[design.v]
module cpu(input clk, reset, input [15:0] i_mem_rddata, output logic o_mem_rd, o_mem_wr, output logic [15:0] o_mem_addr, o_mem_wrdata);
	logic ld_pc, pc_inc, ldpc7, Ain, Gin, AddSub, ldnz, ld_ir, ld_addr, ld_data, done;
	logic Gout, pcout, out8, s8out, s11out, wr, n, z;
	logic [15:0] buswire, wA, wG, wPC, wr0, wr1, wr2, wr3, wr4, wr5, wr6, wr7, sext_imm8, sext_imm11, IR, addr, data, sum;
	logic [7:0] Xreg, Yreg, Rin, Rout;
	logic [12:0] Sel;
	logic [7:0] imm8;
	logic [10:0] imm11;
	logic [4:0] inst;
	enum int unsigned
	{
		INIT,
		T0,
		T1,
		T2,
		T3,
		T4,
		T5,
		T6
	} state, nextstate;
	always @(posedge clk)
		if (reset)
			state <= INIT;
		else
			state <= nextstate;	
	always @(state, done)
	begin
		case (state)
			INIT:
				nextstate = T0;
			T0:  
				nextstate = T1;
			T1: begin
 				if (done) nextstate = T0;
 				else nextstate = T2;
 			end
			T2: 
 			begin
 				if (done) nextstate = T0;
				else nextstate = T3;
			end
	 		T3:  
	 		begin
				if (done) nextstate = T0;
 				else nextstate = T4;
 			end
			T4:  
			begin
 				if (done) nextstate = T0;
 				else nextstate = T5;
 			end
			T5:  
			begin
 				if (done) nextstate = T0;
 				else nextstate = T6;
 			end
 			T6: nextstate = T0;
			default: nextstate = INIT;
		endcase
	end
	always @(*)
	begin
		parameter 
		mv = 5'b0, add = 5'b1, sub = 5'b10, cmp = 5'b11, ld = 5'b100, st = 5'b101, 
		mvi = 5'b10000, addi = 5'b10001, subi = 5'b10010, cmpi = 5'b10011, mvhi = 5'b10110,
		jr = 5'b1000, jzr = 5'b1001, jnr = 5'b1010, callr = 5'b1100, 
		j = 5'b11000, jz = 5'b11001, jn = 5'b11010, call = 5'b11100;
		ld_pc = 0; pc_inc = 0; ldpc7 = 0; out8 = 0; Ain = 0; Gin = 0; AddSub = 0; ldnz = 0; 
		ld_ir = 0; ld_addr = 0; ld_data = 0; done = 0;
		Gout = 0; pcout = 0; s8out = 0; s11out = 0;
		o_mem_rd = 0; o_mem_wr = 0; wr = 0;
		Rin = 0;
		Rout = 0;
		case (state)
			INIT: begin
				ld_addr = 1;
				o_mem_rd = 1;
			end
			T0:  
				begin
					ld_ir = 1;
					pc_inc = 1;  
				end
			T1:
				case (inst)
					mv:
					begin
						Rout = Yreg;
						Rin = Xreg;
						ld_addr = 1;
					end
					add, sub, cmp: begin
						Rout = Xreg;
						Ain = 1;
					end
					ld, st: begin
						Rout = Yreg;
						wr = 1;
						ld_addr = 1;
					end
					mvi: begin
						s8out = 1;
						Rin = Xreg;
						ld_addr = 1;
					end
					addi, subi, cmpi: begin
						Rout = Xreg;
						Ain = 1;
					end
					mvhi: begin
						out8 = 1;
						Rin = Xreg;
						ld_addr = 1;
					end
					jr: begin
						Rout = Xreg;
						ld_pc = 1;
					end
					jzr: begin
						if (z) begin
							Rout = Xreg;
							ld_pc = 1;
						end
						else begin
							ld_addr = 1;
						end
					end
					jnr: begin
						if (n) begin
							Rout = Xreg;
							ld_pc = 1;
						end
						else begin
							ld_addr = 1;
						end					
					end
					callr: begin
						pcout = 1;
						Rin = 8'b10000000;
						ldpc7 = 1;
					end
					j: begin
						s11out = 1;
						Ain = 1;
					end
					jz: begin
						if (z) begin
							s11out = 1;
							Ain = 1;
						end
						else begin
							ld_addr = 1;
						end
					end
					jn: begin
						if (n) begin
							s11out = 1;
							Ain = 1;
						end
						else begin
							ld_addr = 1;
						end					
					end
					call: begin
						pcout = 1;
						Rin = 8'b10000000;
						ldpc7 = 1;
					end
					default: ;
			   endcase
			T2:
				case (inst)
					mv, mvi, mvhi:
					begin
						done = 1;
						o_mem_rd = 1;
					end
					add: begin
						Rout = Yreg;
						Gin = 1;
					end
					sub, cmp: begin
						Rout = Yreg;
						Gin = 1;
						AddSub = 1;
					end
					ld: begin
						o_mem_rd = 1;
					end
					st: begin
						Rout = Xreg;
						wr = 1;
						ld_data = 1;
					end
					addi: begin
						s8out = 1;
						Gin = 1;
					end
					subi, cmpi: begin
						s8out = 1;
						Gin = 1;
						AddSub = 1;	
					end
					jr: begin
						ld_addr = 1;
					end
					jzr: begin
						if (z) begin
							ld_addr = 1;
						end
						else begin
							done = 1;
							o_mem_rd = 1;
						end
					end
					jnr: begin
						if (n) begin
							ld_addr = 1;
						end
						else begin
							done = 1;
							o_mem_rd = 1;
						end					
					end
					callr: begin
						Rout = Xreg;
						ld_pc = 1;
					end
					j: begin
						pcout = 1;
						Gin = 1;
					end
					jz: begin
						if (z) begin
							pcout = 1;
							Gin = 1;
						end
						else begin
							done = 1;
							o_mem_rd = 1;
						end
					end
					jn: begin
						if (n) begin
							pcout = 1;
							Gin = 1;
						end
						else begin
							done = 1;
							o_mem_rd = 1;
						end					
					end
					call: begin
						s11out = 1;
						Ain = 1;
					end
					default: ;
			   endcase
			T3:
				case (inst)
					add, sub: begin
						Gout = 1;
						Rin = Xreg;
						ldnz = 1;
						ld_addr = 1;
					end
					cmp: begin
						Gout = 1;
						ldnz = 1;
						ld_addr = 1;
					end
					ld: begin
						Rout = 0;
						Rin = Xreg;
						ld_addr = 1;
					end
					st: begin
						o_mem_wr = 1;
					end
					addi, subi: begin
						Gout = 1;
						Rin = Xreg;
						ldnz = 1;
						ld_addr = 1;
					end
					cmpi: begin
						Gout = 1;
						ldnz = 1;
						ld_addr = 1;
					end
					jr, jzr, jnr: begin
						done = 1;
						o_mem_rd = 1;
					end
					callr: begin
						ld_addr = 1;
					end
					j, jz, jn: begin
						Gout = 1;
						ld_pc = 1;
					end
					call: begin
						pcout = 1;
						Gin = 1;
					end
					default: ;
			   endcase
			T4:
				case (inst)
					add, sub, cmp, ld, addi, subi, cmpi, callr: begin
						done = 1;
						o_mem_rd = 1;
					end
					cmp: begin
						Gout = 1;
						ldnz = 1;
						ld_addr = 1;
					end
					st: begin
						ld_addr = 1;
					end
					j, jz, jn: begin
						ld_addr = 1;
					end
					call: begin
						Gout = 1;
						ld_pc = 1;
					end
					default: ;
			   endcase
			T5:
				case (inst)
					st, j, jz, jn: begin
						done = 1;
						o_mem_rd = 1;
					end
					call: begin
						ld_addr = 1;
					end
					default: ;
			   endcase
			T6:
				case (inst)
					call: begin
						done = 1;
						o_mem_rd = 1;
					end
					default: ;
			   endcase
			default: ;
		endcase
	end
	assign inst = IR[4:0];
	assign imm8 = IR[15:8];
	assign imm11 = IR[15:5];
	dec3to8 decX (IR[7:5], 1'b1, Xreg);
	dec3to8 decY (IR[10:8], 1'b1, Yreg);
	regn IRreg (i_mem_rddata, ld_ir, clk, IR);	
	genpurp r0 (buswire, Rin[0], out8, 1'b0, clk, reset, wr0);
	genpurp r1 (buswire, Rin[1], out8, 1'b0, clk, reset, wr1);
	genpurp r2 (buswire, Rin[2], out8, 1'b0, clk, reset, wr2);
	genpurp r3 (buswire, Rin[3], out8, 1'b0, clk, reset, wr3);
	genpurp r4 (buswire, Rin[4], out8, 1'b0, clk, reset, wr4);
	genpurp r5 (buswire, Rin[5], out8, 1'b0, clk, reset, wr5);
	genpurp r6 (buswire, Rin[6], out8, 1'b0, clk, reset, wr6);
	genpurp r7 (buswire, Rin[7], out8, ldpc7, clk, reset, wr7);  
	pc_count pc(buswire, reset, clk, ld_pc, pc_inc, wPC);
	regn rA (buswire, Ain, clk, wA);
	regn rG (sum, Gin, clk, wG);
	regn raddr (addr, ld_addr, clk, o_mem_addr);
	regn rdata (data, ld_data, clk, o_mem_wrdata);
	always @(posedge clk) begin
	 	if (reset) begin
	 		n = 0;
	 		z = 0;
	 	end
	 	if (ldnz) begin
	 		n = buswire[15];
	 		z = (buswire == 16'b0) ? 1 : 0;
	 	end
	end
	always @(AddSub or wA or buswire)
		begin
		if (!AddSub)
			sum = wA + buswire;
	    else
			sum = wA - buswire;
		end
	assign addr = (wr) ? buswire : wPC;
	assign data = (wr) ? buswire : 16'b0;
	assign Sel = {Rout, Gout, pcout, out8, s8out, s11out};
	always @(*)
	begin
		if (Sel == 13'b1000000000000)
			buswire = wr7;
   	else if (Sel == 13'b100000000000)
			buswire = wr6;
		else if (Sel == 13'b10000000000)
			buswire = wr5;
		else if (Sel == 13'b1000000000)
			buswire = wr4;
		else if (Sel == 13'b100000000)
			buswire = wr3;
		else if (Sel == 10'b10000000)
			buswire = wr2;
		else if (Sel == 10'b1000000)
			buswire = wr1;
		else if (Sel == 10'b100000)
			buswire = wr0;
		else if (Sel == 10'b10000)
			buswire = wG;
		else if (Sel == 10'b1000)
			buswire = wPC;
		else if (Sel == 10'b100)
			buswire = {imm8, 8'b0};  
		else if (Sel == 10'b10)
			buswire = {{8{imm8[7]}}, imm8};  
		else if (Sel == 10'b1)
			buswire = 2*{{4{imm11[10]}}, imm11};  
   		else buswire = i_mem_rddata;
	end
endmodule
module dec3to8(input [2:0] in, input enable, output logic [7:0] Y);
	always @(in or enable)
	begin
		if (enable)
			case (in)
				3'b000: Y = 8'b1;
	   	   		3'b001: Y = 8'b10;
				3'b010: Y = 8'b100;
				3'b011: Y = 8'b1000;
				3'b100: Y = 8'b10000;
				3'b101: Y = 8'b100000;
				3'b110: Y = 8'b1000000;
				3'b111: Y = 8'b10000000;
			endcase
		else 
			Y = 8'b0;
	end
endmodule
module genpurp(input [15:0] R, input Rin, out8, ldpc7, clk, reset, output logic [15:0] Q);
	always @(posedge clk)
	 	if (reset)
	 		Q <= 16'b0;
	 	else if (out8 & Rin)
			Q <= Q + R;
		else if (Rin) 
			Q <= R;  
		else if (ldpc7)
			Q <= R;  
endmodule
module pc_count(input [15:0] R, input reset, Clock, ld_pc, pc_inc, output logic [15:0] Q);
	always @(posedge Clock)
	 	if (reset)
			Q <= 16'b0;
		else if (ld_pc)
			Q <= R;
		else if (pc_inc)
			Q <= Q + 2'b10;  
endmodule
module regn(R, Rin, Clock, Q);
	parameter n = 16;
	input [n-1:0] R;
	input Rin, Clock;
	output [n-1:0] Q;
	reg [n-1:0] Q;
	always @(posedge Clock)
	 	if (Rin)
			Q <= R;
endmodule
[run.sh]
#!/bin/bash
# the make line also repeats each setting of config.mk as NAME=value (left out here)
make -C /OpenROAD-flow-scripts/flow DESIGN_CONFIG=/design/flow/config.mk WORK_HOME=/design/flow/orfs CLKGATE_MAP_FILE= finish
[config.mk]
export PLATFORM = sky130hd
export DESIGN_NAME = cpu
export DESIGN_NICKNAME = cpu
export VERILOG_FILES = /design/flow/design.v
export SDC_FILE = /design/flow/constraint.sdc
export NUM_CORES = 4
export LEC_CHECK = 0
export ABC_AREA = 1
export CAP_MARGIN = 20
export CORE_MARGIN = 2
export CORE_UTILIZATION = 72
export CTS_CLUSTER_DIAMETER = 209
export CTS_CLUSTER_SIZE = 79
export MAX_ROUTING_LAYER = met4
export PLACE_DENSITY_LB_ADDON = 0.01
export SETUP_SLACK_MARGIN = 0.18
export SLEW_MARGIN = 20
[constraint.sdc]
create_clock -name core_clock -period 5.69 [get_ports {clk}]
set_input_delay 1.1380 -clock core_clock [delete_from_list [all_inputs] [get_ports {clk}]]
set_output_delay 1.1380 -clock core_clock [all_outputs]
set_load 0.01 [all_outputs]
==> Slide: Implementation Results, run 1 <==
Run Summary

Yosys
  • Cell variety after synth: 60
  • Largest cells by area: dfxtp_1 (18%), edfxtp_1 (13%), nand2_1 (13%), ha_1 (9.3%), a21oi_1 (8.6%)
  • Simple-Gate Area Share: 24.45%
  • Cell taking the most area after synthesis: dfxtp_1
  • Yosys warnings: 5
  • Complex Gates by Area: 20.43%
  • Syn Nets: 2,782
  • Synth top cells by count: nand2_1 (643), a21oi_1 (324), inv_1 (236)
  • Flops & latches, synth: 253
  • XOR/XNOR Area Share: 5.875%
  • Max-area cell share: 18.22%
  • Register area share after synthesis: 31.33%
  • EDFF count, synth: 82
  • Cells in synth_stat.txt: 2,616
  • Synthesis area per yosys: 18,790 um2
  • MUX share of area: 0%
  • Main logic family: simple AND/OR/NAND/NOR gates
  • Synth Instances: 2,616
  • Most common reg cell: dfxtp_1
  • Ys async rst share: 0%
  • Mapped Area: 18,790 um2
  • Top-count cell post-synth: nand2_1
  • Yosys adder share: 10.22%
  • Avg Inst Size Synth: 7.181 um2

Placement
  • RD Place Congestion: 1.111
  • Cell count after placement: 3,213
  • DP Area: 21,710 um2
  • I/O Buffers: 51
  • DP Wirelength: 48,830 um

GRT
  • Tot GR Track Use: 66.38%
  • Grt total ovfl: 2

Die
  • Die width: 165.5 um
  • Chip area: 27,400 um2
  • Core Box Area: 25,840 um2
  • Initial Utilization: 72.71%
  • Num rows: 59
  • I/O pin total: 52
  • Die height: 165.5 um

Clocking
  • Clock root buffer: clkbuf_16
  • Clock Sinks: 253
  • H-tree depth: 1
  • Num CTS Buffers: 7
  • Max clock buf depth: 3

Status
  • Failing step: global routing (5_1_grt)
  • First Err: [ERROR GRT-0116] Global routing finished with congestion. Check the congestion regions in the DRC Viewer.
  • Status: did not finish
[repair_timing]
item / in CTS
resized: 299
hold buffers: 0
setup buffers: 95
endpoints found under the setup margin: 49
pin swaps: 141
[layer usage]
metal	global-route usage (%)	GRT overflow
met1	66.70	0
met2	89.25	2
met3	37.39	0
met4	63.56	0
met5	-	-
[metrics by stage]
stage          utilization, %  setup WS [ps]  power, mW
4_1_cts                 92.42         -313.9      3.777
3_5_place_dp            84.02         -673.6      2.869
3_3_place_gp            84.02         -424.8      2.826
2_1_floorplan               -         -62.69      2.487
==> inputs of run 2 (changes only) <==
Settings changed: ABC_AREA 1 to unset, CORE_UTILIZATION 72 to 65, CTS_CLUSTER_DIAMETER 209 to 29, CTS_CLUSTER_SIZE 79 to 93, MAX_ROUTING_LAYER met4 to unset, PLACE_DENSITY_LB_ADDON 0.01 to unset, SETUP_SLACK_MARGIN 0.18 to -0.45.
Clock period 5.69 ns to 5.93 ns, I/O delays scaled along.
==> run 2 against run 1 <==
The layout now fails its checks (setup timing). Synthesized cell count down 16%. Die size increased by 10%. Synthesized area is 0.45% lower.
==> Slide: Implementation Results, run 2 <==
Implementation Results

Status
  • Status: finished with violations
  • Failing layout criteria: setup timing

Clocking
  • Clock Sinks: 253
  • Num CTS Buffers: 66
  • Clock-pin slew on the worst setup and hold paths: 60 ps
  • Max clock buf depth: 3
  • H-tree depth: 3
  • CTS tree: yes
  • Worst-Skew Late Latency: 610 ps
  • CTS Hold Bufs: 0
  • Clock root buffer: clkbuf_16

GRT
  • Number of global-route vias before repair: 22,431
  • First-pass GRT wire length: 126,600 um
  • Tot GR Track Use: 54.06%
  • Initial antenna violation count: 6
  • Grt total ovfl: 0
  • Largest net degree at the start of global routing: 80

Pwr
  • Sw Ratio: 29.97%
  • P_leak: 11.05 nW
  • Clock power share: 56.6%
  • Clk. pwr: 3.77 mW
  • Sequential share of power: 28.0%
  • Leading power group: the clock network
  • Comb pwr share: 15.4%
  • P_seq: 1.86 mW
  • NetSw: 1.994 mW
  • Pwr dens: 259.4 nW/um2
  • Logic power comb: 1.03 mW
  • VDD IR max: 0.2480 mV
  • Internal cell power: 4.658 mW

Critical path
  • Worst R2R End: rG.Q[14]
  • Max FO, Critical Path: 18
  • Most frequent CP cell: buf_4
  • End of the critical path: rG.Q[14]
  • Crit Path Category: reg2reg
  • Reg-to-Reg Start: IRreg.Q[3]
  • Critical Path AT: 7140 ps
  • Reg-to-reg slack, setup: -860 ps
  • Worst Setup End Kind: flop
  • CP Launch Type: flop
  • Worst Setup SP: IRreg.Q[3]
  • Critical Path Stages: 29
  • Data required, critical path: 6280 ps
  • Slowest stage delay, CP: 450 ps
  • Critical path's top delay family: AND-OR/OR-AND gates
  • Number of buffers and inverters on the critical path: 8
  • Worst R2R Path Depth: 29
  • Slowest cell on the critical path: edfxtp_1

STA
  • Setup ws final: -855.1 ps
  • Final setup fails: 65
  • Clock Skews: 49.41 ps
  • Fin Hold WS: 487.2 ps
  • Hold Fails Final Rpt: 0
  • Fmax: 0.1474 GHz
  • Period Utilization, post-route: 114.4%
  • RSZ-0062 raised after global routing: true
  • Slew @ Worst Pin: 1227 ps
  • Slew Limit Headroom: 17.96%
  • Final worst path period need: 6785 ps
  • Final slew viol count: 0

Detailed routing
  • Routed wire length: 96,410 um
  • Vias after detailed routing: 24,461
  • Drt initial violations: 5,619
  • DR WL/cell: 31.40 um
  • Top Metal Used: met5
  • Met3 wire length: 16,630 um
  • # DRC: 0
  • DR WL met2: 37,650 um
  • Final ANT Viol Nets: 0
  • Vias/cell: 7.968
  • Initial DRT Pass Iterations: 28
  • Metal-1 WL: 29,150 um

Yosys
  • Register area share after synthesis: 31.47%
  • Top-count cell post-synth: nor2_1
  • Mapped Area: 18,700 um2
  • EDFF count, synth: 82
  • Largest cells by area: dfxtp_1 (18%), edfxtp_1 (13%), ha_1 (9.3%), a211oi_1 (5.3%), nor2_1 (5.2%)
  • Synth top cells by count: nor2_1 (260), dfxtp_1 (171), a21oi_1 (164)
  • Complex Gates by Area: 27.79%
  • Ys async rst share: 0%
  • Yosys adder share: 10.26%
  • Simple-Gate Area Share: 18.14%
  • Cells in synth_stat.txt: 2,187
  • Main logic family: AND-OR/OR-AND gates
  • Syn Nets: 2,353
  • Cell variety after synth: 109
  • MUX share of area: 1.151%
  • Flops & latches, synth: 253
  • Avg Inst Size Synth: 8.551 um2
  • Synthesis area per yosys: 18,700 um2
  • XOR/XNOR Area Share: 6.557%
  • Yosys warnings: 5
  • Max-area cell share: 18.31%
  • Synth Instances: 2,187
  • Cell taking the most area after synthesis: dfxtp_1
  • Most common reg cell: dfxtp_1

Layout
  • Area grow syn2layout: 37.16%
  • Fin cells: 3,070
  • FF+latch area: 5887 um2
  • Nets: 2,796
  • Fillers: 1,203
  • Logic area: 12,770 um2

Run
  • Tool warnings: 33
  • MaxCap Viol Count: 0

Die
  • Chip area: 30,140 um2
  • Die height: 173.6 um
  • Initial Utilization: 65.51%
  • Die width: 173.6 um
  • I/O pin total: 52
  • Core Box Area: 28,550 um2
  • Num rows: 62

Worst hold path
  • Min-Delay Path Class: reg2reg
  • Hold Path End: r2.Q[0]
  • Hold Path Depth: 2
  • Hold_sp: r2.Q[0]

Placement
  • RD Place Congestion: 1.062
  • DP Wirelength: 54,060 um
  • I/O Buffers: 51
  • Cell count after placement: 2,900
run 2: cell type report:
class / instances / share of cell area (%)
multi-input cells: 1729 / 49.78
clock buffers: 82 / 7.195
well taps: 384 / 1.873
repair buffers: 493 / 15.16
clock inverters: 37 / 1.693
flip-flops and latches: 253 / 22.95
diodes: 5 / 0.04878
inverters: 87 / 1.302
run 2: through the flow:
step	utilization, %	cell area, um2	setup WS (ps)	TNS, ps	total power [mW]
finish	89.85	25650	-855.1	-25620	6.652
global route	89.81	25640	-1552	-61990	6.726
CTS	86.91	24810	-518.0	-11710	6.380
detailed placement	77.68	22180	-726.6	-20680	2.707
global placement	77.68	22180	-620.9	-17090	2.675
floorplan	-	18700	-387.9	-1459	2.346
run 2: routing by layer:
layer	vias to the layer above	global-route usage (%)
li1	9148	-
met1	10879	60.43
met2	3037	81.78
met3	1385	21.32
met4	12	43.98
met5	-	0
run 2: timing repair:
| item | 4_1_cts | 5_1_grt |
|---|---|---|
| setup endpoints to repair | 40 | 46 |
| pin swaps | 13 | 69 |
| buffers inserted | 9 | 40 |
| gates resized | 68 | 126 |
==> inputs of run 3 (changes only) <==
Settings changed: ABC_AREA set to 1, CTS_CLUSTER_DIAMETER 29 to 40, CTS_CLUSTER_SIZE 93 to unset, HOLD_SLACK_MARGIN set to 0.29, SETUP_SLACK_MARGIN -0.45 to 0.92.
Clock period 5.93 ns to 5.46 ns, I/O delays scaled along.
==> run 3 against run 2 <==
The run now fails in global routing (5_1_grt). Die size up 0.44%. Synthesized cell count is 20% higher. Synthesized area grew 0.45%.
==> Slide: Implementation Results, run 3 <==
Run Summary

Clocking
  • H-tree depth: 2
  • Clock Sinks: 253
  • Max clock buf depth: 3
  • Clock root buffer: clkbuf_16
  • CTS Hold Bufs: 0
  • Num CTS Buffers: 43

Placement
  • DP Wirelength: 50,480 um
  • RD Place Congestion: 1.009
  • DP Area: 22,520 um2
  • I/O Buffers: 51
  • Dpl ws: -734.5 ps

Yosys
  • Synth Instances: 2,616
  • Synth top cells by count: nand2_1 (643), a21oi_1 (324), inv_1 (236)
  • Yosys adder share: 10.22%
  • Cells in synth_stat.txt: 2,616
  • Register area share after synthesis: 31.33%
  • Synthesis area per yosys: 18,790 um2
  • Syn Nets: 2,782
  • Max-area cell share: 18.22%
  • MUX share of area: 0%
  • Complex Gates by Area: 20.43%
  • XOR/XNOR Area Share: 5.875%
  • EDFF count, synth: 82
  • Most common reg cell: dfxtp_1
  • Cell variety after synth: 60
  • Flops & latches, synth: 253
  • Mapped Area: 18,790 um2
  • Simple-Gate Area Share: 24.45%
  • Top-count cell post-synth: nand2_1
  • Ys async rst share: 0%
  • Cell taking the most area after synthesis: dfxtp_1
  • Yosys warnings: 5
  • Avg Inst Size Synth: 7.181 um2
  • Main logic family: simple AND/OR/NAND/NOR gates
  • Largest cells by area: dfxtp_1 (18%), edfxtp_1 (13%), nand2_1 (13%), ha_1 (9.3%), a21oi_1 (8.6%)

Status
  • Status: did not finish
  • Failing step: global routing (5_1_grt)
  • First Err: [ERROR GRT-0232] Routing congestion too high. Check the congestion heatmap in the GUI.

GRT
  • Tot GR Track Use: 88.69%
  • Grt total ovfl: 312

Die
  • Chip area: 30,280 um2
  • Core Box Area: 28,550 um2
  • I/O pin total: 52
  • Initial Utilization: 65.80%
  • Die height: 174 um
  • Die width: 174 um
  • Num rows: 62
## run 3: what timing repair did
item / in CTS
pin swaps: 166
buffers inserted: 152
setup endpoints to repair: 130
gates resized: 293
## run 3: routing by layer
layer | track usage, % | GRT overflow
met1 | 86.85 | 17
met2 | 98.61 | 153
met3 | 80.62 | 17
met4 | 91.67 | 122
met5 | 59.62 | 3
## run 3: per-stage QoR
step | cells | hold WS, ps | TNS, ps
2_1_floorplan | 2616 | 445.5 | -264.8
3_3_place_gp | 3320 | 467.4 | -10370
3_5_place_dp | 3320 | 477.4 | -14970
4_1_cts | 3552 | 486.5 | -5665
==> inputs of run 4 (changes only) <==
Settings changed: CELL_PAD_IN_SITES_DETAIL_PLACEMENT set to 0, CORE_UTILIZATION 65 to 72, CTS_CLUSTER_DIAMETER 40 to unset, CTS_CLUSTER_SIZE set to 48, HOLD_SLACK_MARGIN 0.29 to 0.12, MAX_ROUTING_LAYER set to met4, PLACE_DENSITY_LB_ADDON set to 0.22, SETUP_SLACK_MARGIN 0.92 to -0.2, TNS_END_PERCENT set to 60.
Clock period 5.46 ns to 2.12 ns, I/O delays scaled along.
==> run 4 against run 3 <==
The flow stops in clock tree synthesis (4_1_cts). Die size fell by 9.5%. Synthesized area is the same. Synthesized cell count unchanged.
==> Slide: Implementation Results, run 4 <==
Run Summary

Status
  • Status: did not finish
  • Failing step: clock tree synthesis (4_1_cts)
  • First Err: [ERROR DPL-0038] Utilization greater than 100%, impossible to legalize

Die
  • I/O pin total: 52
  • Die height: 165.5 um
  • Die width: 165.5 um
  • Core Box Area: 25,840 um2
  • Num rows: 59
  • Chip area: 27,400 um2
  • Initial Utilization: 72.71%

Yosys
  • Most common reg cell: dfxtp_1
  • Synthesis area per yosys: 18,790 um2
  • Simple-Gate Area Share: 24.45%
  • Yosys adder share: 10.22%
  • Top-count cell post-synth: nand2_1
  • Ys async rst share: 0%
  • EDFF count, synth: 82
  • Synth top cells by count: nand2_1 (643), a21oi_1 (324), inv_1 (236)
  • Yosys warnings: 5
  • Cell variety after synth: 60
  • Max-area cell share: 18.22%
  • Mapped Area: 18,790 um2
  • Avg Inst Size Synth: 7.181 um2
  • Synth Instances: 2,616
  • Complex Gates by Area: 20.43%
  • XOR/XNOR Area Share: 5.875%
  • Cells in synth_stat.txt: 2,616
  • Largest cells by area: dfxtp_1 (18%), edfxtp_1 (13%), nand2_1 (13%), ha_1 (9.3%), a21oi_1 (8.6%)
  • MUX share of area: 0%
  • Main logic family: simple AND/OR/NAND/NOR gates
  • Register area share after synthesis: 31.33%
  • Syn Nets: 2,782
  • Cell taking the most area after synthesis: dfxtp_1
  • Flops & latches, synth: 253

Placement
  • I/O Buffers: 51
  • DP Area: 25,070 um2
  • DP Wirelength: 70,360 um
  • Cell count after placement: 3,589
  • RD Place Congestion: 1.133
run 4: stage by stage:
stage | hold slack, ps | power, mW | setup WS (ps)
after detailed placement | 512.6 | 8.365 | -4446
after global placement | 477.5 | 8.016 | -3704
after floorplan | 445.5 | 6.738 | -3605
==> inputs of run 5 (changes only) <==
Settings changed: CELL_PAD_IN_SITES_DETAIL_PLACEMENT 0 to 2, CELL_PAD_IN_SITES_GLOBAL_PLACEMENT set to 3, CORE_ASPECT_RATIO set to 0.97, CORE_MARGIN 2 to 7, CORE_UTILIZATION 72 to 25, CTS_CLUSTER_SIZE 48 to 66, GPL_TIMING_DRIVEN set to 0, MAX_ROUTING_LAYER met4 to unset, MIN_ROUTING_LAYER set to met2, PLACE_DENSITY_LB_ADDON 0.22 to 0.09, SETUP_SLACK_MARGIN -0.2 to 3.09, SLEW_MARGIN 20 to 40, TNS_END_PERCENT 60 to 75.
Clock period 2.12 ns to 11.0 ns, I/O delays scaled along.
==> run 5 against run 4 <==
Now clean on timing, DRC and antenna. Synthesized area is the same. Synthesized cell count is the same. Die size grew to 3.0 times the previous value.
==> Slide: Implementation Results, run 5 <==
Implementation Results

Status
  • Status: no timing/DRC/antenna violations

Critical path
  • Worst Setup SP: IRreg.Q[0]
  • Slowest stage delay, CP: 380 ps
  • Worst R2R End: rG.Q[15]
  • Slowest cell on the critical path: edfxtp_1
  • Reg-to-Reg Start: IRreg.Q[0]
  • CP Launch Type: flop
  • Worst R2R Path Depth: 44
  • End of the critical path: rG.Q[15]
  • Critical Path Stages: 44
  • Worst Setup End Kind: flop
  • Critical path's top delay family: simple AND/OR/NAND/NOR gates
  • Most frequent CP cell: nand2_1
  • Reg-to-reg slack, setup: 3320 ps
  • Crit Path Category: reg2reg
  • Data required, critical path: 11,330 ps
  • Critical Path AT: 8010 ps
  • Number of buffers and inverters on the critical path: 7
  • Max FO, Critical Path: 10

Die
  • Num rows: 98
  • Initial Utilization: 25.36%
  • Die height: 284.0 um
  • Die width: 292.3 um
  • Chip area: 83,010 um2
  • I/O pin total: 52
  • Core Box Area: 74,060 um2

Worst hold path
  • Hold_sp: r5.Q[14]
  • Min-Delay Path Class: reg2reg
  • Hold Path Depth: 2
  • Hold Path End: r5.Q[14]

Pwr
  • NetSw: 1.002 mW
  • Pwr dens: 125.7 nW/um2
  • P_leak: 10.14 nW
  • Clk. pwr: 1.27 mW
  • Comb pwr share: 20.4%
  • Clock power share: 44.6%
  • VDD IR max: 0.08560 mV
  • Sw Ratio: 35.17%
  • Sequential share of power: 35.0%
  • Internal cell power: 1.847 mW
  • Logic power comb: 580 uW
  • Leading power group: the clock network
  • P_seq: 999 uW

Clocking
  • CTS tree: yes
  • Max clock buf depth: 3
  • Clock-pin slew on the worst setup and hold paths: 60 ps
  • Clock Sinks: 253
  • Num CTS Buffers: 38
  • CTS Hold Bufs: 0
  • H-tree depth: 2
  • Clock root buffer: clkbuf_16
  • Worst-Skew Late Latency: 590 ps

Yosys
  • Top-count cell post-synth: nand2_1
  • MUX share of area: 0%
  • Yosys warnings: 5
  • Most common reg cell: dfxtp_1
  • Flops & latches, synth: 253
  • EDFF count, synth: 82
  • Main logic family: simple AND/OR/NAND/NOR gates
  • Simple-Gate Area Share: 24.45%
  • Cell variety after synth: 60
  • Synth Instances: 2,616
  • Largest cells by area: dfxtp_1 (18%), edfxtp_1 (13%), nand2_1 (13%), ha_1 (9.3%), a21oi_1 (8.6%)
  • Cell taking the most area after synthesis: dfxtp_1
  • Max-area cell share: 18.22%
  • Ys async rst share: 0%
  • Mapped Area: 18,790 um2
  • Syn Nets: 2,782
  • XOR/XNOR Area Share: 5.875%
  • Complex Gates by Area: 20.43%
  • Cells in synth_stat.txt: 2,616
  • Synthesis area per yosys: 18,790 um2
  • Yosys adder share: 10.22%
  • Register area share after synthesis: 31.33%
  • Synth top cells by count: nand2_1 (643), a21oi_1 (324), inv_1 (236)
  • Avg Inst Size Synth: 7.181 um2

Detailed routing
  • Routed wire length: 104,700 um
  • Final ANT Viol Nets: 0
  • Initial DRT Pass Iterations: 10
  • Vias/cell: 7.154
  • DR WL/cell: 27.68 um
  • Drt initial violations: 3,626
  • Vias after detailed routing: 27,055
  • # DRC: 0

STA
  • Clock Skews: 27.07 ps
  • Final slew viol count: 0
  • Slew Limit Headroom: 32.95%
  • RSZ-0062 raised after global routing: true
  • Slew @ Worst Pin: 995.3 ps
  • Fin Hold WS: 499.2 ps
  • Hold Fails Final Rpt: 0
  • Final worst path period need: 7677 ps
  • Period Utilization, post-route: 69.79%
  • Final setup fails: 0
  • Fmax: 0.1303 GHz
  • Fin Setup TNS: 0 ps

Placement
  • I/O Buffers: 51
  • RD Place Congestion: 0.9476
  • DP Wirelength: 75,710 um

GRT
  • Grt total ovfl: 0
  • First-pass GRT wire length: 148,000 um
  • Tot GR Track Use: 36.55%
  • Initial antenna violation count: 0
  • Number of global-route vias before repair: 30,897
  • Largest net degree at the start of global routing: 18

Layout
  • Area grow syn2layout: 20.67%
  • Fillers: 8,716
  • Nets: 2,915

Run
  • Tool warnings: 28
  • MaxCap Viol Count: 0
## run 5: area by class of cell
| type | count | area (um2) | share of cell area [%] |
|---|---|---|---|
| flip-flops and latches | 253 | 5887 | 25.97 |
| well taps | 1000 | 1251 | 5.520 |
| inverters | 256 | 978.4 | 4.316 |
| diodes | 5 | 12.51 | 0.05520 |
| plain buffers | 106 | 560.5 | 2.473 |
| multi-input cells | 2001 | 11880 | 52.43 |
| clock buffers | 50 | 1069 | 4.714 |
| repair buffers | 93 | 895.9 | 3.952 |
| clock inverters | 18 | 130.1 | 0.5740 |
## run 5: metrics by stage
step | power [mW] | area (um2) | cells | setup WS, ps | utilization (%)
detailed placement | 1.526 | 20720 | 3673 | 1665 | 27.97
floorplan | 1.281 | 18790 | 2616 | 4656 | -
finish | 2.849 | 22670 | 3782 | 3323 | 30.61
CTS | 2.785 | 22170 | 3752 | 3095 | 29.94
global route | 2.923 | 22660 | 3777 | 2901 | 30.59
global placement | 1.506 | 20550 | 3667 | 1518 | 27.74
## run 5: metal layers
metal	wire (um)	vias to the layer above	part of all wire [%]	track usage (%)
met1	0	9102	0	-
met2	52290	8247	50	43.72
met3	44710	591	43	50.48
met4	6400	38	6.1	5.165
met5	1291	-	1.2	12.90
li1	-	9077	-	-
## run 5: repair_timing
item,4_1_cts,5_1_grt
endpoints found under the setup margin,18,27
gates cloned,0,0
buffers inserted,11,23
gates resized,41,71
pin swaps,6,16
==> inputs of run 6 (changes only) <==
Settings changed: CELL_PAD_IN_SITES_GLOBAL_PLACEMENT 3 to unset, CORE_ASPECT_RATIO 0.97 to unset, CORE_UTILIZATION 25 to 50, CTS_CLUSTER_DIAMETER set to 191, CTS_CLUSTER_SIZE 66 to 57, GPL_ROUTABILITY_DRIVEN set to 0, HOLD_SLACK_MARGIN 0.12 to 0.23, MAX_ROUTING_LAYER set to met4, PLACE_DENSITY_LB_ADDON 0.09 to unset, SETUP_SLACK_MARGIN 3.09 to -0.01, SLEW_MARGIN 40 to 20, TNS_END_PERCENT 75 to 30.
Clock period 11.0 ns to 9.53 ns, I/O delays scaled along.
==> run 6 against run 5 <==
The run now fails in detailed placement (3_5_place_dp). Synthesized area did not move. Die size fell by 48%. Synthesized cell count did not move.
==> Slide: Implementation Results, run 6 <==
Run Summary

Yosys
  • MUX share of area: 0%
  • Cells in synth_stat.txt: 2,616
  • Simple-Gate Area Share: 24.45%
  • Syn Nets: 2,782
  • Flops & latches, synth: 253
  • Main logic family: simple AND/OR/NAND/NOR gates
  • Complex Gates by Area: 20.43%
  • Largest cells by area: dfxtp_1 (18%), edfxtp_1 (13%), nand2_1 (13%), ha_1 (9.3%), a21oi_1 (8.6%)
  • Synthesis area per yosys: 18,790 um2
  • Synth Instances: 2,616
  • Yosys warnings: 5
  • Most common reg cell: dfxtp_1
  • Avg Inst Size Synth: 7.181 um2
  • XOR/XNOR Area Share: 5.875%
  • Register area share after synthesis: 31.33%
  • Yosys adder share: 10.22%
  • Top-count cell post-synth: nand2_1
  • Ys async rst share: 0%
  • EDFF count, synth: 82
  • Mapped Area: 18,790 um2
  • Max-area cell share: 18.22%
  • Synth top cells by count: nand2_1 (643), a21oi_1 (324), inv_1 (236)
  • Cell taking the most area after synthesis: dfxtp_1
  • Cell variety after synth: 60

Die
  • I/O pin total: 52
  • Initial Utilization: 51.07%
  • Core Box Area: 36,790 um2
  • Die height: 207.8 um
  • Num rows: 70
  • Chip area: 43,190 um2
  • Die width: 207.8 um

Status
  • First Err: [ERROR DPL-0033] detailed placement checks failed during check placement.
  • Status: did not finish
  • Failing step: detailed placement (3_5_place_dp)

Placement
  • I/O Buffers: 51
[run 6: stage by stage]
step | total power [mW] | worst slack (ps) | hold WS, ps | area, um2 | cells
3_3_place_gp | 1.661 | 1583 | 467.5 | 19880 | 3135
2_1_floorplan | 1.479 | 3480 | 445.5 | 18790 | 2616
==> inputs of run 7 (changes only) <==
Settings changed: CELL_PAD_IN_SITES_DETAIL_PLACEMENT 2 to unset, CORE_MARGIN 7 to 2, CORE_UTILIZATION 50 to 65, CTS_CLUSTER_DIAMETER 191 to 213, CTS_CLUSTER_SIZE 57 to 74, GPL_ROUTABILITY_DRIVEN 0 to unset, GPL_TIMING_DRIVEN 0 to unset, HOLD_SLACK_MARGIN 0.23 to 0.27, MAX_ROUTING_LAYER met4 to unset, MIN_ROUTING_LAYER met2 to unset, SETUP_SLACK_MARGIN -0.01 to -0.45, TNS_END_PERCENT 30 to unset.
Clock period 9.53 ns to 4.67 ns, I/O delays scaled along.
==> run 7 against run 6 <==
The flow stops in global routing (5_1_grt). Synthesized cell count stayed put. Die size is 30% lower. Synthesized area stayed put.
==> Slide: Implementation Results, run 7 <==
Run Summary

Yosys
  • Syn Nets: 2,782
  • Avg Inst Size Synth: 7.181 um2
  • Cell variety after synth: 60
  • Simple-Gate Area Share: 24.45%
  • Register area share after synthesis: 31.33%
  • Synth Instances: 2,616
  • Yosys warnings: 5
  • Cells in synth_stat.txt: 2,616
  • XOR/XNOR Area Share: 5.875%
  • Ys async rst share: 0%
  • Max-area cell share: 18.22%
  • Most common reg cell: dfxtp_1
  • Complex Gates by Area: 20.43%
  • Synthesis area per yosys: 18,790 um2
  • Main logic family: simple AND/OR/NAND/NOR gates
  • EDFF count, synth: 82
  • Mapped Area: 18,790 um2
  • Largest cells by area: dfxtp_1 (18%), edfxtp_1 (13%), nand2_1 (13%), ha_1 (9.3%), a21oi_1 (8.6%)
  • Flops & latches, synth: 253
  • Yosys adder share: 10.22%
  • Top-count cell post-synth: nand2_1
  • MUX share of area: 0%
  • Cell taking the most area after synthesis: dfxtp_1
  • Synth top cells by count: nand2_1 (643), a21oi_1 (324), inv_1 (236)

Die
  • Die height: 174 um
  • Core Box Area: 28,550 um2
  • Initial Utilization: 65.80%
  • I/O pin total: 52
  • Num rows: 62
  • Die width: 174 um
  • Chip area: 30,280 um2

Status
  • Status: did not finish
  • First Err: [ERROR GRT-0116] Global routing finished with congestion. Check the congestion regions in the DRC Viewer.
  • Failing step: global routing (5_1_grt)

Placement
  • DP Wirelength: 52,280 um
  • I/O Buffers: 51
  • RD Place Congestion: 1.042

Clocking
  • Num CTS Buffers: 7
  • H-tree depth: 1
  • Max clock buf depth: 3
  • CTS Hold Bufs: 0
  • Clock root buffer: clkbuf_16
  • Clock Sinks: 253

GRT
  • Grt total ovfl: 2
  • Tot GR Track Use: 68.54%
==> run 7: stage by stage <==
step / hold slack [ps] / worst slack, ps / power (mW) / cell area (um2) / std cells
3_3_place_gp: 466.8 / -1377 / 3.614 / 23390 / 3438
3_5_place_dp: 474.5 / -1662 / 3.666 / 23390 / 3438
2_1_floorplan: 445.5 / -1055 / 3.051 / 19170 / 2616
4_1_cts: 495.8 / -1267 / 4.853 / 26350 / 3647
==> run 7: timing repair <==
item / CTS
gates resized: 326
gates cloned: 1
endpoints found under the hold margin: 0
endpoints found under the setup margin: 86
pin swaps: 114
setup buffers: 207
==> run 7: metal layers <==
| layer | overflow | track usage, % |
|---|---|---|
| met1 | 0 | 68.83 |
| met4 | 2 | 68.84 |
| met3 | 0 | 43.79 |
| met2 | 0 | 92.51 |
| met5 | 0 | 13.62 |
==> inputs of run 8 (changes only) <==
Settings changed: ABC_AREA 1 to unset, CORE_UTILIZATION 65 to 60, CTS_CLUSTER_DIAMETER 213 to unset, CTS_CLUSTER_SIZE 74 to unset, HOLD_SLACK_MARGIN 0.27 to unset, SETUP_SLACK_MARGIN -0.45 to 1.52.
Clock period 4.67 ns to 5.24 ns, I/O delays scaled along.
==> run 8 against run 7 <==
The flow again stops in global routing (5_1_grt). Synthesized cell count shrank 16%. Die size grew 7.7%. Synthesized area shrank 0.45%.
==> Slide: Implementation Results, run 8 <==
Run Summary

Yosys
  • Simple-Gate Area Share: 18.14%
  • Synth top cells by count: nor2_1 (260), dfxtp_1 (171), a21oi_1 (164)
  • Complex Gates by Area: 27.79%
  • Top-count cell post-synth: nor2_1
  • Syn Nets: 2,353
  • Cell variety after synth: 109
  • Flops & latches, synth: 253
  • Synth Instances: 2,187
  • MUX share of area: 1.151%
  • XOR/XNOR Area Share: 6.557%
  • Mapped Area: 18,700 um2
  • Yosys adder share: 10.26%
  • Register area share after synthesis: 31.47%
  • Main logic family: AND-OR/OR-AND gates
  • Cell taking the most area after synthesis: dfxtp_1
  • EDFF count, synth: 82
  • Synthesis area per yosys: 18,700 um2
  • Max-area cell share: 18.31%
  • Most common reg cell: dfxtp_1
  • Largest cells by area: dfxtp_1 (18%), edfxtp_1 (13%), ha_1 (9.3%), a211oi_1 (5.3%), nor2_1 (5.2%)
  • Avg Inst Size Synth: 8.551 um2
  • Ys async rst share: 0%
  • Cells in synth_stat.txt: 2,187
  • Yosys warnings: 5

Status
  • Failing step: global routing (5_1_grt)
  • First Err: [ERROR GRT-0232] Routing congestion too high. Check the congestion heatmap in the GUI.
  • Status: did not finish

Placement
  • Cell count after placement: 3,044
  • I/O Buffers: 51
  • RD Place Congestion: 1.080
  • DP Wirelength: 57,610 um

Clocking
  • CTS Hold Bufs: 0
  • Clock Sinks: 253
  • Clock root buffer: clkbuf_16
  • Max clock buf depth: 3
  • H-tree depth: 1
  • Num CTS Buffers: 30

Die
  • Initial Utilization: 60.97%
  • Core Box Area: 30,670 um2
  • Num rows: 64
  • Die width: 180.5 um
  • Die height: 180.5 um
  • Chip area: 32,590 um2
  • I/O pin total: 52

GRT
  • Tot GR Track Use: 84.50%
  • Grt total ovfl: 246
==> run 8: timing repair <==
item | CTS
endpoints found under the hold margin | 0
gates cloned | 2
setup buffers | 134
endpoints found under the setup margin | 207
pin swaps | 193
gates resized | 334
==> run 8: layer usage <==
| layer | GRT overflow | global-route usage (%) |
|---|---|---|
| met3 | 13 | 75.44 |
| met2 | 115 | 96.43 |
| met4 | 110 | 85.06 |
| met5 | 2 | 45.19 |
| met1 | 6 | 83.40 |
==> run 8: metrics by stage <==
step                setup TNS, ps  power [mW]  hold slack [ps]  worst slack [ps]  cell area [um2]
CTS                        -30300       5.401            481.5            -786.0            26890
detailed placement         -72280       3.176            471.3             -1562            23450
global placement           -62720       3.132            464.1             -1350            23450
floorplan                  -13000       2.679            449.3            -572.4            19020
==> inputs of run 9 (changes only) <==
Settings changed: ABC_AREA set to 1, CAP_MARGIN 20 to 0, CORE_UTILIZATION 60 to 72, CTS_CLUSTER_DIAMETER set to 395, CTS_CLUSTER_SIZE set to 100, HOLD_SLACK_MARGIN set to 0.27, PLACE_DENSITY_LB_ADDON set to 0.01, SETUP_SLACK_MARGIN 1.52 to unset, TNS_END_PERCENT set to 10.
Clock period 5.24 ns to 4.48 ns, I/O delays scaled along.
==> run 9 against run 8 <==
The flow again stops in global routing (5_1_grt). Die size shrank 16%. Synthesized area is 0.45% higher. Synthesized cell count is 20% higher.
==> Slide: Implementation Results, run 9 <==
Run Summary

Yosys
  • Most common reg cell: dfxtp_1
  • Ys async rst share: 0%
  • Complex Gates by Area: 20.43%
  • Flops & latches, synth: 253
  • Syn Nets: 2,782
  • Synth top cells by count: nand2_1 (643), a21oi_1 (324), inv_1 (236)
  • Top-count cell post-synth: nand2_1
  • Main logic family: simple AND/OR/NAND/NOR gates
  • XOR/XNOR Area Share: 5.875%
  • Largest cells by area: dfxtp_1 (18%), edfxtp_1 (13%), nand2_1 (13%), ha_1 (9.3%), a21oi_1 (8.6%)
  • Synthesis area per yosys: 18,790 um2
  • Cell variety after synth: 60
  • Yosys warnings: 5
  • Yosys adder share: 10.22%
  • EDFF count, synth: 82
  • Cell taking the most area after synthesis: dfxtp_1
  • Max-area cell share: 18.22%
  • Cells in synth_stat.txt: 2,616
  • Avg Inst Size Synth: 7.181 um2
  • Simple-Gate Area Share: 24.45%
  • Mapped Area: 18,790 um2
  • Register area share after synthesis: 31.33%
  • MUX share of area: 0%
  • Synth Instances: 2,616

Die
  • Initial Utilization: 72.71%
  • Chip area: 27,400 um2
  • I/O pin total: 52
  • Die width: 165.5 um
  • Die height: 165.5 um
  • Num rows: 59
  • Core Box Area: 25,840 um2

Clocking
  • CTS Hold Bufs: 0
  • H-tree depth: 1
  • Clock Sinks: 253
  • Num CTS Buffers: 6
  • Clock root buffer: clkbuf_16
  • Max clock buf depth: 3

GRT
  • Tot GR Track Use: 84.29%
  • Grt total ovfl: 253

Status
  • First Err: [ERROR GRT-0116] Global routing finished with congestion. Check the congestion regions in the DRC Viewer.
  • Status: did not finish
  • Failing step: global routing (5_1_grt)

Placement
  • RD Place Congestion: 1.097
  • DP Area: 22,800 um2
  • I/O Buffers: 51
  • Cell count after placement: 3,347
  • DP Wirelength: 52,330 um
  • Dpl ws: -1849 ps
[run 9: per-layer routing]
metal	track usage, %	overflow
met5	43.94	0
met4	85.50	104
met3	72.38	6
met2	97.85	139
met1	83.35	4
[run 9: timing repair]
item,CTS
gates resized,275
pin swaps,109
setup endpoints to repair,145
setup buffers,87
==> inputs of run 10 (changes only) <==
Settings changed: CAP_MARGIN 0 to 20, CORE_UTILIZATION 72 to 64, CTS_CLUSTER_DIAMETER 395 to unset, CTS_CLUSTER_SIZE 100 to unset, HOLD_SLACK_MARGIN 0.27 to unset, PLACE_DENSITY set to 0.42, PLACE_DENSITY_LB_ADDON 0.01 to unset, TNS_END_PERCENT 10 to unset.
Clock period 4.48 ns to 5.94 ns, I/O delays scaled along.
==> run 10 against run 9 <==
The layout now fails its checks (setup timing). Synthesized area did not move. Die size rose by 12%. Synthesized cell count did not move.
==> Slide: Implementation Results, run 10 <==
Implementation Results

Pwr
  • Logic power comb: 990 uW
  • NetSw: 1.433 mW
  • Pwr dens: 201.1 nW/um2
  • Internal cell power: 3.344 mW
  • Comb pwr share: 20.7%
  • P_leak: 11.23 nW
  • VDD IR max: 0.2154 mV
  • Clk. pwr: 1.94 mW
  • Total Power: 4.777 mW
  • Leading power group: the clock network
  • Sequential share of power: 38.7%
  • Sw Ratio: 29.99%
  • Clock power share: 40.6%
  • P_seq: 1.85 mW

STA
  • Hold Fails Final Rpt: 0
  • Final setup fails: 50
  • Fmax: 0.1526 GHz
  • Slew Limit Headroom: 26.87%
  • Setup ws final: -612.1 ps
  • Fin Setup TNS: -13,080 ps
  • Final slew viol count: 0
  • RSZ-0062 raised after global routing: true
  • Clock Skews: 22.53 ps
  • Final worst path period need: 6552 ps
  • Slew @ Worst Pin: 1086 ps
  • Period Utilization, post-route: 110.3%

Critical path
  • Number of buffers and inverters on the critical path: 8
  • Critical path's top delay family: simple AND/OR/NAND/NOR gates
  • Worst R2R Path Depth: 47
  • Most frequent CP cell: nand2_1
  • Reg-to-reg slack, setup: -610 ps
  • CP Launch Type: flop
  • Reg-to-Reg Start: IRreg.Q[1]
  • Worst R2R End: rG.Q[15]
  • Critical Path AT: 6890 ps
  • Crit Path Category: reg2reg
  • Worst Setup End Kind: flop
  • Worst Setup SP: IRreg.Q[1]
  • Critical Path Stages: 47
  • Slowest stage delay, CP: 520 ps
  • Slowest cell on the critical path: edfxtp_1
  • Data required, critical path: 6270 ps
  • Max FO, Critical Path: 6
  • End of the critical path: rG.Q[15]

Yosys
  • Top-count cell post-synth: nand2_1
  • Cells in synth_stat.txt: 2,616
  • EDFF count, synth: 82
  • Cell variety after synth: 60
  • Most common reg cell: dfxtp_1
  • Yosys warnings: 5
  • Largest cells by area: dfxtp_1 (18%), edfxtp_1 (13%), nand2_1 (13%), ha_1 (9.3%), a21oi_1 (8.6%)
  • Max-area cell share: 18.22%
  • Register area share after synthesis: 31.33%
  • Syn Nets: 2,782
  • Synthesis area per yosys: 18,790 um2
  • Main logic family: simple AND/OR/NAND/NOR gates
  • Ys async rst share: 0%
  • Complex Gates by Area: 20.43%
  • Flops & latches, synth: 253
  • Mapped Area: 18,790 um2
  • MUX share of area: 0%
  • Cell taking the most area after synthesis: dfxtp_1
  • Synth top cells by count: nand2_1 (643), a21oi_1 (324), inv_1 (236)
  • Synth Instances: 2,616
  • Yosys adder share: 10.22%
  • Avg Inst Size Synth: 7.181 um2
  • Simple-Gate Area Share: 24.45%
  • XOR/XNOR Area Share: 5.875%

Die
  • Die width: 175.3 um
  • Core Box Area: 28,780 um2
  • Chip area: 30,740 um2
  • Initial Utilization: 65.27%
  • Die height: 175.3 um
  • Num rows: 62
  • I/O pin total: 52

Detailed routing
  • Vias after detailed routing: 21,180
  • DR WL/cell: 20.86 um
  • Routed wire length: 69,770 um
  • Final ANT Viol Nets: 0
  • # DRC: 0
  • Drt initial violations: 2,682
  • Vias/cell: 6.334
  • Initial DRT Pass Iterations: 6
  • Antenna diodes: 0

Clocking
  • Clock Sinks: 253
  • CTS tree: yes
  • H-tree depth: 1
  • Num CTS Buffers: 29
  • Max clock buf depth: 3
  • Clock root buffer: clkbuf_16
  • Clock-pin slew on the worst setup and hold paths: 60 ps
  • CTS Hold Bufs: 0
  • Worst-Skew Late Latency: 580 ps

Placement
  • DP Wirelength: 47,310 um
  • Dpl ws: -346.3 ps
  • Cell count after placement: 3,207
  • I/O Buffers: 51
  • RD Place Congestion: 1.009

GRT
  • Grt total ovfl: 0
  • First-pass GRT wire length: 104,100 um
  • Initial antenna violation count: 0
  • Number of global-route vias before repair: 20,170
  • Tot GR Track Use: 42.54%
  • Largest net degree at the start of global routing: 78

Worst hold path
  • Hold_sp: r6.Q[13]
  • Hold Path Depth: 2
  • Hold Path End: r6.Q[13]
  • Min-Delay Path Class: reg2reg

Layout
  • Area grow syn2layout: 26.44%
  • Nets: 3,103
  • Fin cells: 3,344

Status
  • Status: finished with violations
  • Failing layout criteria: setup timing

Run
  • Tool warnings: 31
  • MaxCap Viol Count: 0
-- run 10: layout make-up --
cell class | count | area (um2)
Clock inverter | 19 | 231.5
Clock buffer | 35 | 768.2
Inverter | 256 | 972.2
Multi-Input combinational cell | 2001 | 12220
Timing Repair Buffer | 396 | 3199
Tap cell | 384 | 480.5
Fill cell | 1877 | 5027
Sequential cell | 253 | 5886
-- run 10: routing by layer --
layer / GRT usage (%) / up-vias / share of wire [%]
met5: 0 / - / 0
met4: 27.88 / 0 / 7.5
met3: 7.814 / 438 / 11
met2: 69.57 / 1542 / 45
met1: 51.42 / 9676 / 36
li1: - / 9524 / -
-- run 10: repair_timing --
action / in CTS / in global routing
buffers inserted: 52 / 31
gates resized: 83 / 141
endpoints found under the setup margin: 17 / 74
pin swaps: 23 / 67
-- run 10: per-stage QoR --
stage          hold WS [ps]  area [um2]  util (%)
4_1_cts               482.9       23000     79.92
2_1_floorplan         445.5       18790         -
6_report              489.9       23750     82.53
5_1_grt               509.1       23750     82.53
3_5_place_dp          473.3       21290     73.96
3_3_place_gp          469.6       21290     73.96
==> inputs of run 11 (changes only) <==
Settings changed: CELL_PAD_IN_SITES_DETAIL_PLACEMENT set to 0, CORE_UTILIZATION 64 to 59, CTS_CLUSTER_SIZE set to 19, HOLD_SLACK_MARGIN set to 0.12, MAX_ROUTING_LAYER set to met4, PLACE_DENSITY 0.42 to unset, PLACE_DENSITY_LB_ADDON set to 0.22, SETUP_SLACK_MARGIN set to 0.8, TNS_END_PERCENT set to 90.
Clock period 5.94 ns to 2.83 ns, I/O delays scaled along.
==> run 11 against run 10 <==
The flow now stops in global routing (5_1_grt). Synthesized area unchanged. Synthesized cell count unchanged. Die size increased by 8.3%.
==> Slide: Implementation Results, run 11 <==
Run Summary

Placement
  • Dpl ws: -3458 ps
  • DP Wirelength: 55,410 um
  • I/O Buffers: 51
  • Cell count after placement: 3,640
  • RD Place Congestion: 1.018

Clocking
  • Clock Sinks: 253
  • Clock root buffer: clkbuf_16
  • H-tree depth: 1
  • Max clock buf depth: 3
  • CTS Hold Bufs: 0
  • Num CTS Buffers: 30

Die
  • Die width: 182.4 um
  • Chip area: 33,280 um2
  • Die height: 182.4 um
  • Initial Utilization: 59.69%
  • I/O pin total: 52
  • Core Box Area: 31,470 um2
  • Num rows: 65

Yosys
  • Max-area cell share: 18.22%
  • Yosys warnings: 5
  • Cells in synth_stat.txt: 2,616
  • Synth top cells by count: nand2_1 (643), a21oi_1 (324), inv_1 (236)
  • Synth Instances: 2,616
  • Top-count cell post-synth: nand2_1
  • Cell taking the most area after synthesis: dfxtp_1
  • XOR/XNOR Area Share: 5.875%
  • Mapped Area: 18,790 um2
  • Syn Nets: 2,782
  • MUX share of area: 0%
  • EDFF count, synth: 82
  • Yosys adder share: 10.22%
  • Simple-Gate Area Share: 24.45%
  • Ys async rst share: 0%
  • Avg Inst Size Synth: 7.181 um2
  • Flops & latches, synth: 253
  • Synthesis area per yosys: 18,790 um2
  • Most common reg cell: dfxtp_1
  • Largest cells by area: dfxtp_1 (18%), edfxtp_1 (13%), nand2_1 (13%), ha_1 (9.3%), a21oi_1 (8.6%)
  • Cell variety after synth: 60
  • Register area share after synthesis: 31.33%
  • Main logic family: simple AND/OR/NAND/NOR gates
  • Complex Gates by Area: 20.43%

GRT
  • Grt total ovfl: 374
  • Tot GR Track Use: 87.60%

Status
  • Failing step: global routing (5_1_grt)
  • First Err: [ERROR GRT-0232] Routing congestion too high. Check the congestion heatmap in the GUI.
  • Status: did not finish
-- run 11: per-layer routing --
layer / GRT overflow / GRT usage (%)
met5: - / -
met4: 131 / 92.90
met1: 11 / 84.24
met3: 11 / 72.86
met2: 221 / 100.4
-- run 11: timing repair --
action	CTS
setup endpoints to repair	276
pin swaps	109
buffers inserted	180
resized	290
-- run 11: metrics by stage --
stage,power [mW],cell area [um2]
4_1_cts,10.86,28560
3_3_place_gp,6.078,24940
2_1_floorplan,5.048,19250
3_5_place_dp,6.164,24940
==> inputs of run 12 (changes only) <==
Settings changed: CORE_UTILIZATION 59 to 58, CTS_CLUSTER_DIAMETER set to 29, HOLD_SLACK_MARGIN 0.12 to unset, MAX_ROUTING_LAYER met4 to unset, PLACE_DENSITY_LB_ADDON 0.22 to 0.14.
Clock period 2.83 ns to 4.51 ns, I/O delays scaled along.
==> run 12 against run 11 <==
The run again fails in global routing (5_1_grt). Synthesized area stayed put. Die size increased by 1.7%. Synthesized cell count did not move.
==> Slide: Implementation Results, run 12 <==
Run Summary

Placement
  • I/O Buffers: 51
  • Cell count after placement: 3,454
  • RD Place Congestion: 1.042
  • DP Wirelength: 52,430 um

Yosys
  • Syn Nets: 2,782
  • Cell variety after synth: 60
  • Cell taking the most area after synthesis: dfxtp_1
  • Largest cells by area: dfxtp_1 (18%), edfxtp_1 (13%), nand2_1 (13%), ha_1 (9.3%), a21oi_1 (8.6%)
  • Most common reg cell: dfxtp_1
  • XOR/XNOR Area Share: 5.875%
  • Main logic family: simple AND/OR/NAND/NOR gates
  • Ys async rst share: 0%
  • Cells in synth_stat.txt: 2,616
  • Avg Inst Size Synth: 7.181 um2
  • Synthesis area per yosys: 18,790 um2
  • MUX share of area: 0%
  • Yosys adder share: 10.22%
  • Mapped Area: 18,790 um2
  • Complex Gates by Area: 20.43%
  • Yosys warnings: 5
  • Synth Instances: 2,616
  • Synth top cells by count: nand2_1 (643), a21oi_1 (324), inv_1 (236)
  • EDFF count, synth: 82
  • Register area share after synthesis: 31.33%
  • Max-area cell share: 18.22%
  • Flops & latches, synth: 253
  • Top-count cell post-synth: nand2_1
  • Simple-Gate Area Share: 24.45%

Clocking
  • CTS Hold Bufs: 0
  • Clock root buffer: clkbuf_16
  • Clock Sinks: 253
  • H-tree depth: 3
  • Num CTS Buffers: 67
  • Max clock buf depth: 3

Status
  • Failing step: global routing (5_1_grt)
  • First Err: [ERROR GRT-0232] Routing congestion too high. Check the congestion heatmap in the GUI.
  • Status: did not finish

GRT
  • Tot GR Track Use: 70.07%
  • Grt total ovfl: 14

Die
  • Initial Utilization: 59.23%
  • Core Box Area: 31,720 um2
  • Die height: 184.0 um
  • I/O pin total: 52
  • Num rows: 65
  • Chip area: 33,850 um2
  • Die width: 184.0 um
## run 12: layer usage
| metal | GRT overflow | track usage (%) |
|---|---|---|
| met5 | 0 | 17.33 |
| met4 | 8 | 71.49 |
| met3 | 0 | 52.54 |
| met2 | 6 | 89.60 |
| met1 | 0 | 68.85 |
## run 12: repair_timing
item / 4_1_cts
buffers inserted: 136
gates resized: 321
endpoints found under the setup margin: 197
gates cloned: 0
pin swaps: 186
## run 12: through the flow
step	utilization, %	TNS (ps)	setup slack, ps	area (um2)
global placement	74.03	-84520	-1682	23480
floorplan	-	-27340	-1215	19250
CTS	87.71	-97770	-1587	27820
detailed placement	74.03	-102150	-1823	23480
==> inputs of run 13 (changes only) <==
Settings changed: ABC_AREA 1 to unset, CELL_PAD_IN_SITES_DETAIL_PLACEMENT 0 to unset, CORE_UTILIZATION 58 to 40, CTS_CLUSTER_DIAMETER 29 to unset, CTS_CLUSTER_SIZE 19 to 46, HOLD_SLACK_MARGIN set to 0.12, PLACE_DENSITY_LB_ADDON 0.14 to unset, SETUP_SLACK_MARGIN 0.8 to unset, TNS_END_PERCENT 90 to unset.
Clock period 4.51 ns to 6.31 ns, I/O delays scaled along.
==> run 13 against run 12 <==
Die size is 43% higher. Synthesized area is 0.45% lower. Synthesized cell count is 16% lower. The run now finishes clean.
==> Slide: Implementation Results, run 13 <==
Implementation Results

Status
  • Status: no timing/DRC/antenna violations

Critical path
  • Critical Path Stages: 33
  • Slowest stage delay, CP: 460 ps
  • Crit Path Category: reg2reg
  • Critical path's top delay family: AND-OR/OR-AND gates
  • Data required, critical path: 6680 ps
  • Reg-to-Reg Start: IRreg.Q[1]
  • Slowest cell on the critical path: a311o_2
  • Worst Setup SP: IRreg.Q[1]
  • Critical Path AT: 6500 ps
  • Max FO, Critical Path: 6
  • Most frequent CP cell: buf_4
  • Number of buffers and inverters on the critical path: 8
  • Worst Setup End Kind: flop
  • Worst R2R End: rG.Q[14]
  • CP Launch Type: flop
  • Reg-to-reg slack, setup: 180 ps
  • Worst R2R Path Depth: 33
  • End of the critical path: rG.Q[14]

Yosys
  • XOR/XNOR Area Share: 6.557%
  • Simple-Gate Area Share: 18.14%
  • Cell variety after synth: 109
  • Syn Nets: 2,353
  • Yosys adder share: 10.26%
  • Cells in synth_stat.txt: 2,187
  • Register area share after synthesis: 31.47%
  • Ys async rst share: 0%
  • Complex Gates by Area: 27.79%
  • Synth top cells by count: nor2_1 (260), dfxtp_1 (171), a21oi_1 (164)
  • Max-area cell share: 18.31%
  • Flops & latches, synth: 253
  • Main logic family: AND-OR/OR-AND gates
  • MUX share of area: 1.151%
  • Mapped Area: 18,700 um2
  • Yosys warnings: 5
  • Top-count cell post-synth: nor2_1
  • Cell taking the most area after synthesis: dfxtp_1
  • Largest cells by area: dfxtp_1 (18%), edfxtp_1 (13%), ha_1 (9.3%), a211oi_1 (5.3%), nor2_1 (5.2%)
  • Synthesis area per yosys: 18,700 um2
  • Avg Inst Size Synth: 8.551 um2
  • Synth Instances: 2,187
  • EDFF count, synth: 82
  • Most common reg cell: dfxtp_1

GRT
  • Largest net degree at the start of global routing: 152
  • Initial antenna violation count: 0
  • First-pass GRT wire length: 109,100 um
  • Tot GR Track Use: 29.18%
  • Grt total ovfl: 0
  • Number of global-route vias before repair: 18,069

Pwr
  • NetSw: 1.273 mW
  • Sequential share of power: 39.2%
  • P_seq: 1.74 mW
  • VDD IR max: 0.1880 mV
  • Sw Ratio: 28.66%
  • Clk. pwr: 1.90 mW
  • Internal cell power: 3.169 mW
  • Clock power share: 42.7%
  • P_leak: 10.04 nW
  • Leading power group: the clock network
  • Logic power comb: 805 uW
  • Pwr dens: 183.7 nW/um2
  • Comb pwr share: 18.1%

Clocking
  • CTS tree: yes
  • Clock root buffer: clkbuf_16
  • Num CTS Buffers: 31
  • Worst-Skew Late Latency: 620 ps
  • CTS Hold Bufs: 0
  • Clock Sinks: 253
  • H-tree depth: 1
  • Max clock buf depth: 3
  • Clock-pin slew on the worst setup and hold paths: 60 ps

Run
  • MaxCap Viol Count: 0
  • Tool warnings: 30

Placement
  • Dpl ws: -349.9 ps
  • DP Area: 21,910 um2
  • Cell count after placement: 3,051
  • I/O Buffers: 51
  • RD Place Congestion: 0.9594
  • DP Wirelength: 54,720 um

Die
  • Chip area: 48,500 um2
  • Num rows: 79
  • Core Box Area: 46,360 um2
  • Initial Utilization: 40.34%
  • I/O pin total: 52
  • Die height: 220.2 um
  • Die width: 220.2 um

Detailed routing
  • Drt initial violations: 1,824
  • Final ANT Viol Nets: 0
  • Vias after detailed routing: 19,339
  • Antenna diodes: 0
  • DR WL/cell: 23.01 um
  • Initial DRT Pass Iterations: 5
  • Vias/cell: 6.143
  • # DRC: 0
  • Routed wire length: 72,450 um

STA
  • Hold Fails Final Rpt: 0
  • Clock Skews: 21.26 ps
  • Setup ws final: 177.8 ps
  • Fmax: 0.1631 GHz
  • Final slew viol count: 0
  • Slew @ Worst Pin: 1151 ps
  • Final setup fails: 0
  • Slew Limit Headroom: 23.24%
  • Fin Hold WS: 484.5 ps
  • Period Utilization, post-route: 97.18%
  • RSZ-0062 raised after global routing: true
  • Final worst path period need: 6132 ps

Layout
  • FF+latch area: 5887 um2
  • Fin cells: 3,148
  • Fillers: 4,316
  • Logic area: 12,820 um2
  • Final instance area: 24,170 um2
  • Area grow syn2layout: 29.27%
  • Nets: 2,684

Worst hold path
  • Hold Path Depth: 2
  • Min-Delay Path Class: reg2reg
  • Hold Path End: r3.Q[14]
  • Hold_sp: r3.Q[14]
## run 13: per-layer routing
layer  GRT usage [%]  wire length [um]
met5               0                 0
met4           9.955              2741
met2           46.13             32210
met3           2.997              5336
met1           41.42             32160
## run 13: what timing repair did
item / CTS / global route
endpoints found under the setup margin: 24 / 46
gates resized: 42 / 161
pin swaps: 12 / 79
buffers inserted: 12 / 30
## run 13: layout make-up
cell class | count | share of cell area, %
Inverter | 87 | 1.361
Clock buffer | 44 | 3.576
Sequential cell | 253 | 24.35
Clock inverter | 12 | 0.7764
Multi-Input combinational cell | 1729 | 53.05
Tap cell | 607 | 3.142
Timing Repair Buffer | 416 | 13.75
## run 13: stage by stage
stage | TNS (ps) | power, mW | util (%)
6_report | 0 | 4.442 | 52.15
5_1_grt | -819.1 | 4.595 | 52.15
4_1_cts | 0 | 4.407 | 50.14
3_5_place_dp | -3074 | 2.506 | 47.26
3_3_place_gp | -2244 | 2.491 | 47.26
2_1_floorplan | 0 | 2.205 | -
Power and IR drop assume default switching activity.
